==> trial 97: inputs <==
// DSP
module DSP(A,B,C,D,CARRYIN,M,P,CARRYOUT,CARRYOUTF,CLK,OPMODE,
CEA,CEB,CEC,CED,CECARRYIN,CEM,CEP,CEOPMODE,
RSTA,RSTB,RSTC,RSTD,RSTCARRYIN,RSTM,RSTP,RSTOPMODE,
BCOUT,PCIN,PCOUT);
Settings: LEC_CHECK=0, ABC_AREA=1, CAP_MARGIN=20, CORE_ASPECT_RATIO=1.76, CORE_MARGIN=2, CORE_UTILIZATION=70, CTS_CLUSTER_DIAMETER=381, CTS_CLUSTER_SIZE=44, MAX_ROUTING_LAYER=met4, SETUP_SLACK_MARGIN=-0.74, SLEW_MARGIN=20, TNS_END_PERCENT=5; clock period 8.0 ns.
run.sh (not shown) runs the stock make flow with config.mk's settings and CLKGATE_MAP_FILE=.
==> build 59 (differences from trial 97) <==
==> flow/config.mk (replaced) <==
export PLATFORM = sky130hd
export DESIGN_NAME = DSP
export DESIGN_NICKNAME = DSP
export VERILOG_FILES = /design/flow/design.v
export SDC_FILE = /design/flow/constraint.sdc
export NUM_CORES = 4
export LEC_CHECK = 0
export CAP_MARGIN = 5
export CORE_MARGIN = 2
export CORE_UTILIZATION = 72
export CTS_CLUSTER_SIZE = 15
export SLEW_MARGIN = 20
==> flow/constraint.sdc (replaced) <==
create_clock -name core_clock -period 6.48 [get_ports {CLK}]
set_input_delay 1.2960 -clock core_clock [delete_from_list [all_inputs] [get_ports {CLK}]]
set_output_delay 1.2960 -clock core_clock [all_outputs]
set_load 0.01 [all_outputs]
==> notes <==
- Flip-flop count is the same in build 59 and trial 97.
- Between trial 97 and build 59, the lower clock skew is in trial 97 (gap 0.011 ns).
- Against build 59, the non-clock buffer count of trial 97 is lower by 66.
- Sequential share of layout area: build 59 is higher than trial 97 (1.3 points).
- Build 59 completed and failed the layout checks on setup timing. Trial 97 finished with timing, DRC and antenna clean.
- Between build 59 and trial 97, the lower synthesized cell count is in build 59 (gap about 32%, measured against trial 97).
- Between trial 97 and build 59, the lower power is in trial 97 (gap about 17%, measured against build 59).
- Of trial 97 and build 59, build 59 has the higher worst hold slack (gap 0.034 ns).


==> inputs of run a <==
==> flow/design.v <==
module reg_mux(in,out,clk,ce,rst);
parameter WIDTH=18;
parameter PIPELINE=0; 
parameter RESET_TYPE="SYNC";  
input[WIDTH-1:0] in;
input clk,ce,rst;
output reg[WIDTH-1:0] out;
generate
	if(PIPELINE && RESET_TYPE=="SYNC") begin
		always @(posedge clk) begin
			if(rst) begin
				out<=0;
			end
			else if(ce) begin
				out<=in;
			end
		end
	end
endgenerate
generate
	if(PIPELINE && RESET_TYPE=="ASYNC") begin
		always @(posedge clk or posedge rst) begin
			if (rst) begin
				out<=0;
			end
			else if (ce) begin
				out<=in;
			end
		end
	end
endgenerate
generate
	if(PIPELINE==0) begin
		always @(*) begin
			out=in;
		end
	end
endgenerate
endmodule
module DSP(A,B,C,D,CARRYIN,M,P,CARRYOUT,CARRYOUTF,CLK,OPMODE,
CEA,CEB,CEC,CED,CECARRYIN,CEM,CEP,CEOPMODE,
RSTA,RSTB,RSTC,RSTD,RSTCARRYIN,RSTM,RSTP,RSTOPMODE,
BCOUT,PCIN,PCOUT);
input[17:0] A, B, D;
input[47:0] C,PCIN;
input[7:0] OPMODE;
input CARRYIN,CLK,CEA,CEB,CEC,CECARRYIN,CED,CEM,CEP,CEOPMODE;
input RSTA,RSTB,RSTC,RSTD,RSTCARRYIN,RSTM,RSTP,RSTOPMODE;
output wire[35:0] M;
output wire[47:0] P,PCOUT;
output wire[17:0] BCOUT;
output CARRYOUT,CARRYOUTF;
parameter A0REG=0;	 
parameter A1REG=1; 
parameter B0REG=0;
parameter B1REG=1;
parameter CREG=1;
parameter DREG=1;
parameter MREG=1;
parameter PREG=1;
parameter CARRYINREG=1;
parameter CARRYOUTREG=1;
parameter OPMODEREG=1;
parameter CARRYINSEL="OPMODE5";  
parameter B_INPUT="DIRECT";  
parameter RSTTYPE="SYNC";   
wire[7:0] OPMODE_REG;
wire[17:0] D_REG;
reg[17:0] B0_IN;
wire[17:0] B0_REG;
reg[17:0] PRE_RESULT;
wire[17:0] B1_IN;
wire[17:0] B1_REG;
wire[17:0] A0_REG;
wire[17:0] A1_REG;
wire[35:0] Product_Result;
wire[35:0] M_REG;
reg[47:0] X_OUT;
reg[47:0] Z_OUT;
wire[48:0] Post_Result;
wire[47:0] C_REG;
reg Carry_IN;  
wire CIN; 
wire Carry_Out_In;
reg_mux #(.WIDTH(18), .PIPELINE(DREG), .RESET_TYPE(RSTTYPE)) DREG_INST(.in(D), .out(D_REG), .clk(CLK), .ce(CED), .rst(RSTD));
reg_mux #(.WIDTH(18), .PIPELINE(B0REG), .RESET_TYPE(RSTTYPE)) B0REG_INST(.in(B0_IN), .out(B0_REG), .clk(CLK), .ce(CEB), .rst(RSTB));
reg_mux #(.WIDTH(18), .PIPELINE(B1REG), .RESET_TYPE(RSTTYPE)) B1REG_INST(.in(B1_IN), .out(B1_REG), .clk(CLK), .ce(CEB), .rst(RSTB));
reg_mux #(.WIDTH(18), .PIPELINE(A0REG), .RESET_TYPE(RSTTYPE)) A0REG_INST(.in(A), .out(A0_REG), .clk(CLK), .ce(CEA), .rst(RSTA));
reg_mux #(.WIDTH(18), .PIPELINE(A1REG), .RESET_TYPE(RSTTYPE)) A1REG_INST(.in(A0_REG), .out(A1_REG), .clk(CLK), .ce(CEA), .rst(RSTA));
reg_mux #(.WIDTH(48), .PIPELINE(CREG), .RESET_TYPE(RSTTYPE)) CREG_INST(.in(C), .out(C_REG), .clk(CLK), .ce(CEC), .rst(RSTC));
reg_mux #(.WIDTH(36), .PIPELINE(MREG), .RESET_TYPE(RSTTYPE)) MREG_INST(.in(Product_Result), .out(M_REG), .clk(CLK), .ce(CEM), .rst(RSTM));
reg_mux #(.WIDTH(1), .PIPELINE(CARRYINREG), .RESET_TYPE(RSTTYPE)) CYIREG_INST(.in(Carry_IN), .out(CIN), .clk(CLK), .ce(CECARRYIN), .rst(RSTCARRYIN));
reg_mux #(.WIDTH(8), .PIPELINE(OPMODEREG), .RESET_TYPE(RSTTYPE)) OPMODEREG_INST(.in(OPMODE), .out(OPMODE_REG), .clk(CLK), .ce(CEOPMODE), .rst(RSTOPMODE));
reg_mux #(.WIDTH(1), .PIPELINE(CARRYOUTREG), .RESET_TYPE(RSTTYPE)) CYOREG_INST(.in(Carry_Out_In), .out(CARRYOUT), .clk(CLK), .ce(CECARRYIN), .rst(RSTCARRYIN));
reg_mux #(.WIDTH(48), .PIPELINE(PREG), .RESET_TYPE(RSTTYPE)) PREG_INST(.in(Post_Result), .out(P), .clk(CLK), .ce(CEP), .rst(RSTP));
always @(*) begin
	case(B_INPUT)
		"DIRECT": B0_IN=B;
		"CASCADE": B0_IN=BCOUT;
		default: B0_IN=0;
	endcase
end
always @(*) begin
	if(OPMODE_REG[6])
		PRE_RESULT= D_REG - B0_REG;	
	else
		PRE_RESULT= D_REG + B0_REG;
end
assign B1_IN=(OPMODE_REG[4])? PRE_RESULT: B0_REG;
assign Product_Result=B1_REG * A1_REG;
assign M=M_REG;
always @(*) begin
	case(CARRYINSEL)
		"CARRYIN": Carry_IN=CARRYIN;
		"OPMODE5": Carry_IN=OPMODE_REG[5];
		default: Carry_IN=0;
	endcase
end
always @(*) begin
	case({ OPMODE_REG[3], OPMODE_REG[2]})
		0: Z_OUT=0;
		1: Z_OUT=PCIN;
		2: Z_OUT=P;
		3: Z_OUT=C_REG;
	endcase
end
always @(*) begin
	case( {OPMODE_REG[1], OPMODE_REG[0]})
		0: X_OUT=0;
		1: X_OUT={ {13{M_REG[35]}} , M_REG[34:0] };  
 		2: X_OUT=P;
		3: X_OUT={D_REG[11:0], A1_REG, B1_REG};    
	endcase
end
assign Post_Result= ( OPMODE_REG[7] )? (Z_OUT-(X_OUT+CIN)) : (Z_OUT+X_OUT+CIN) ;
assign Carry_Out_In=Post_Result[48];
assign BCOUT= B1_REG;
assign CARRYOUTF= CARRYOUT;
assign PCOUT=P;
endmodule
==> flow/run.sh <==
#!/bin/bash
# the make line also repeats each setting of config.mk as NAME=value (left out here)
make -C /OpenROAD-flow-scripts/flow DESIGN_CONFIG=/design/flow/config.mk WORK_HOME=/design/flow/orfs CLKGATE_MAP_FILE= finish
==> flow/config.mk <==
export PLATFORM = sky130hd
export DESIGN_NAME = DSP
export DESIGN_NICKNAME = DSP
export VERILOG_FILES = /design/flow/design.v
export SDC_FILE = /design/flow/constraint.sdc
export NUM_CORES = 4
export LEC_CHECK = 0
export ABC_AREA = 1
export CAP_MARGIN = 15
export CORE_ASPECT_RATIO = 0.98
export CORE_MARGIN = 2
export CORE_UTILIZATION = 72
export CTS_CLUSTER_SIZE = 72
export GPL_ROUTABILITY_DRIVEN = 0
export MAX_ROUTING_LAYER = met5
export PLACE_DENSITY_LB_ADDON = 0.27
export SETUP_SLACK_MARGIN = -0.48
export SLEW_MARGIN = 30
export TNS_END_PERCENT = 45
==> flow/constraint.sdc <==
create_clock -name core_clock -period 6.39 [get_ports {CLK}]
set_input_delay 1.2780 -clock core_clock [delete_from_list [all_inputs] [get_ports {CLK}]]
set_output_delay 1.2780 -clock core_clock [all_outputs]
set_load 0.01 [all_outputs]
==> inputs of run b, as changes to run a <==
==> flow/config.mk (replaced) <==
export PLATFORM = sky130hd
export DESIGN_NAME = DSP
export DESIGN_NICKNAME = DSP
export VERILOG_FILES = /design/flow/design.v
export SDC_FILE = /design/flow/constraint.sdc
export NUM_CORES = 4
export LEC_CHECK = 0
export CAP_MARGIN = 20
export CORE_MARGIN = 2
export CORE_UTILIZATION = 64
export PLACE_DENSITY = 0.6
export SLEW_MARGIN = 20
==> flow/constraint.sdc (replaced) <==
create_clock -name core_clock -period 7.26 [get_ports {CLK}]
set_input_delay 1.4520 -clock core_clock [delete_from_list [all_inputs] [get_ports {CLK}]]
set_output_delay 1.4520 -clock core_clock [all_outputs]
set_load 0.01 [all_outputs]
==> inputs of run c, as changes to run a <==
==> flow/config.mk (replaced) <==
export PLATFORM = sky130hd
export DESIGN_NAME = DSP
export DESIGN_NICKNAME = DSP
export VERILOG_FILES = /design/flow/design.v
export SDC_FILE = /design/flow/constraint.sdc
export NUM_CORES = 4
export LEC_CHECK = 0
export CAP_MARGIN = 20
export CORE_MARGIN = 2
export CORE_UTILIZATION = 67
export CTS_CLUSTER_SIZE = 90
export SETUP_SLACK_MARGIN = 0.04
export SLEW_MARGIN = 20
==> flow/constraint.sdc (replaced) <==
create_clock -name core_clock -period 5.82 [get_ports {CLK}]
set_input_delay 1.1640 -clock core_clock [delete_from_list [all_inputs] [get_ports {CLK}]]
set_output_delay 1.1640 -clock core_clock [all_outputs]
set_load 0.01 [all_outputs]
==> qor summary <==
metric                                                                       run c              run a              run b
Non-clk bufs                                                                   525                383                401
Final non-filler cell area                                             0.0334 mm^2        0.0348 mm^2        0.0316 mm^2
Final wirelength                                                         100000 um          115000 um           88900 um
Core region area                                                       0.0407 mm^2        0.0425 mm^2        0.0428 mm^2
Post-layout min period                                                     6.60 ns            6.14 ns            7.05 ns
Per-cell routed wire length                                                23.7 um            20.0 um            21.6 um
Compound Share, Synth                                                        15.7%              13.6%              15.7%
Hold Path Origin                                                 CREG_INST.out[12]  CREG_INST.out[13]   MREG_INST.out[6]
Launch instance of the worst register-to-register path           A1REG_INST.out[7]  B1REG_INST.out[8]  B1REG_INST.out[9]
Die y size                                                                  207 um             209 um             212 um
HPWL reported at the end of detailed placement                            70700 um           90600 um           69800 um
Result of the run                                       complete, but fails checks  timing/DRC/antenna clean  timing/DRC/antenna clean
Violated checks                                                       setup timing                  -                  -
Unrepaired setup endpoints after global routing                                yes                 no                 no
Average cell area after synthesis                                        8.18 um^2          6.20 um^2          8.18 um^2


==> v25 <==
// DSP: RTL as listed in full above, without the edits since
export LEC_CHECK = 0
export ABC_AREA = 1
export CAP_MARGIN = 20
export CORE_ASPECT_RATIO = 0.5
export CORE_MARGIN = 2
export CORE_UTILIZATION = 72
export CTS_CLUSTER_DIAMETER = 301
export CTS_CLUSTER_SIZE = 99
export PLACE_DENSITY = 0.35
export SETUP_SLACK_MARGIN = -0.31
export SLEW_MARGIN = 20
export TNS_END_PERCENT = 5
create_clock -name core_clock -period 3.15 [get_ports {CLK}]
==> inputs of v6, as changes to v25 <==
Settings changed: ABC_AREA 1 to not set, CORE_ASPECT_RATIO 0.5 to not set, CORE_UTILIZATION 72 to 67, CTS_CLUSTER_DIAMETER 301 to not set, CTS_CLUSTER_SIZE 99 to 90, HOLD_SLACK_MARGIN set to 0.29, PLACE_DENSITY 0.35 to not set, SETUP_SLACK_MARGIN -0.31 to 1.47, TNS_END_PERCENT 5 to not set.
==> flow/constraint.sdc (replaced) <==
create_clock -name core_clock -period 5.82 [get_ports {CLK}]
set_input_delay 1.1640 -clock core_clock [delete_from_list [all_inputs] [get_ports {CLK}]]
set_output_delay 1.1640 -clock core_clock [all_outputs]
set_load 0.01 [all_outputs]
==> inputs of v36, as changes to v25 <==
Settings changed: ABC_AREA 1 to not set, CORE_ASPECT_RATIO 0.5 to not set, CORE_UTILIZATION 72 to 40, CTS_CLUSTER_DIAMETER 301 to not set, CTS_CLUSTER_SIZE 99 to not set, PLACE_DENSITY 0.35 to 0.6, SETUP_SLACK_MARGIN -0.31 to -0.34, TNS_END_PERCENT 5 to not set.
==> flow/constraint.sdc (replaced) <==
create_clock -name core_clock -period 7.26 [get_ports {CLK}]
set_input_delay 1.4520 -clock core_clock [delete_from_list [all_inputs] [get_ports {CLK}]]
set_output_delay 1.4520 -clock core_clock [all_outputs]
set_load 0.01 [all_outputs]
==> impl_metrics.ini <==
; implementation run metrics
[outcome]
error = [ERROR DPL-0033] detailed placement checks failed during check placement.
status = did not finish
failed_stage = clock tree synthesis

[logic_synthesis]
synth_seq_share_pct = 12.7
most_common_cell = nand2_1
syn_nets = 5675
syn_area_um2 = 30800
adder_share_pct = 27.8
yosys-stat-area_um2 = 30800
topCellsByArea = nand2_1 (18%), fa_1 (17%), inv_1 (14%)

[placement]
place_area_um2 = 39200
gp_congestion = 1.28
placed_cells = 6312

[floorplanning]
die_area_um2 = 44500
rows = 53
die_height_um = 150
That was v25.
==> impl_metrics.ini <==
; implementation run metrics
[outcome]
failed_stage = global routing
error = [ERROR GRT-0232] Routing congestion too high. Check the congestion heatmap in the GUI.
status = did not finish

[floorplanning]
die_height_um = 207
die_area_um2 = 42800
rows = 74

[placement]
gp_congestion = 0.985
place_area_um2 = 31900
placed_cells = 4119

[logic_synthesis]
topCellsByArea = fa_1 (19%), dfxtp_1 (14%), ha_1 (12%)
synth_seq_share_pct = 14.2
yosys-stat-area_um2 = 27600
syn_area_um2 = 27600
That was v6.
==> impl_metrics.ini <==
; implementation run metrics
[floorplanning]
rows = 96
die_height_um = 267
die_area_um2 = 71100

[outcome]
status = timing/DRC/antenna clean

[logic_synthesis]
adder_share_pct = 31.0
synth_seq_share_pct = 14.2
topCellsByArea = fa_1 (19%), dfxtp_1 (14%), ha_1 (12%)
syn_nets = 4078
syn_area_um2 = 27600
most_common_cell = inv_1

[route]
wirelength_um = 89700

[placement]
placed_cells = 4438
place_area_um2 = 31600
That was v36.


==> 07-07: inputs <==
// DSP: RTL as listed in full above, without the edits since
Settings: LEC_CHECK=0, ABC_AREA=1, CAP_MARGIN=20, CORE_MARGIN=2, CORE_UTILIZATION=60, CTS_CLUSTER_SIZE=98, PLACE_DENSITY=0.37, SLEW_MARGIN=20; clock period 4.66 ns.
==> 04-28 (differences from 07-07) <==
- ABC_AREA: 1 -> default
- CAP_MARGIN: 20 -> 5
- CORE_UTILIZATION: 60 -> 72
- CTS_CLUSTER_DIAMETER: default -> 48
- CTS_CLUSTER_SIZE: 98 -> 15
- PLACE_DENSITY: 0.37 -> default
- SETUP_SLACK_MARGIN: default -> 1.66
==> flow/constraint.sdc (replaced) <==
create_clock -name core_clock -period 6.48 [get_ports {CLK}]
set_input_delay 1.2960 -clock core_clock [delete_from_list [all_inputs] [get_ports {CLK}]]
set_output_delay 1.2960 -clock core_clock [all_outputs]
set_load 0.01 [all_outputs]
==> 05-21 (differences from 07-07) <==
- ABC_AREA: 1 -> default
- CORE_UTILIZATION: 60 -> 40
- CTS_CLUSTER_SIZE: 98 -> default
- PLACE_DENSITY: 0.37 -> 0.6
==> flow/constraint.sdc (replaced) <==
create_clock -name core_clock -period 7.26 [get_ports {CLK}]
set_input_delay 1.4520 -clock core_clock [delete_from_list [all_inputs] [get_ports {CLK}]]
set_output_delay 1.4520 -clock core_clock [all_outputs]
set_load 0.01 [all_outputs]
==> comparison table <==
metric                                                                07-07                   04-28                    05-21
Outcome                                                     failed layout checks  stopped before the end  complete, no violations
Failing step                                                              -                 5_1_grt                        -
Reasons for failing layout checks                      negative setup slack                       -                        -
Floorplan die width                                                230.6 um                199.8 um                 266.7 um
Crit path buf inv count                                                   5                       -                        4
Sequential fraction of the synthesis area                            12.74%                  14.22%                   14.22%
Internal power component                                           4.577 mW                       -                 2.813 mW
Clock-pin slew on the worst setup and hold paths                    0.08 ns                       -                  0.09 ns
Routed wire length                                                131700 um                       -                 89740 um
Routed length on met3                                              19260 um                       -                  5500 um
Cell total in the yosys stat output                                    4971                    3374                     3374
Critical R2R Launch                                      A1REG_INST.out[11]                       -       B1REG_INST.out[10]
Upper clock frequency limit                                      0.1821 GHz                       -               0.1449 GHz
Crit path max fanout                                                      8                       -                       12
Transition time at the pin with the least slew margin              1.147 ns                       -                 1.028 ns
Tightest Hold Check Type                                            reg2reg                       -                  reg2reg
Longest individual stage delay on the worst path                    0.58 ns                       -                  0.72 ns
Number of antenna cells inserted                                          2                       -                        0
Number of tapcells                                                      680                       -                      882
Comb_multi_in                                                          3400                       -                     2477
Compound-Gate Fraction of Synth Area                                 13.60%                  15.68%                   15.68%
Area leader share                                                    17.93%                  18.94%                   18.94%
Floorplan Nets                                                         5675                    4078                     4078
Number of post-CTS setup repair buffers                                  17                      71                        0
Power figures rest on the tool's default switching activity, not on a simulated workload.
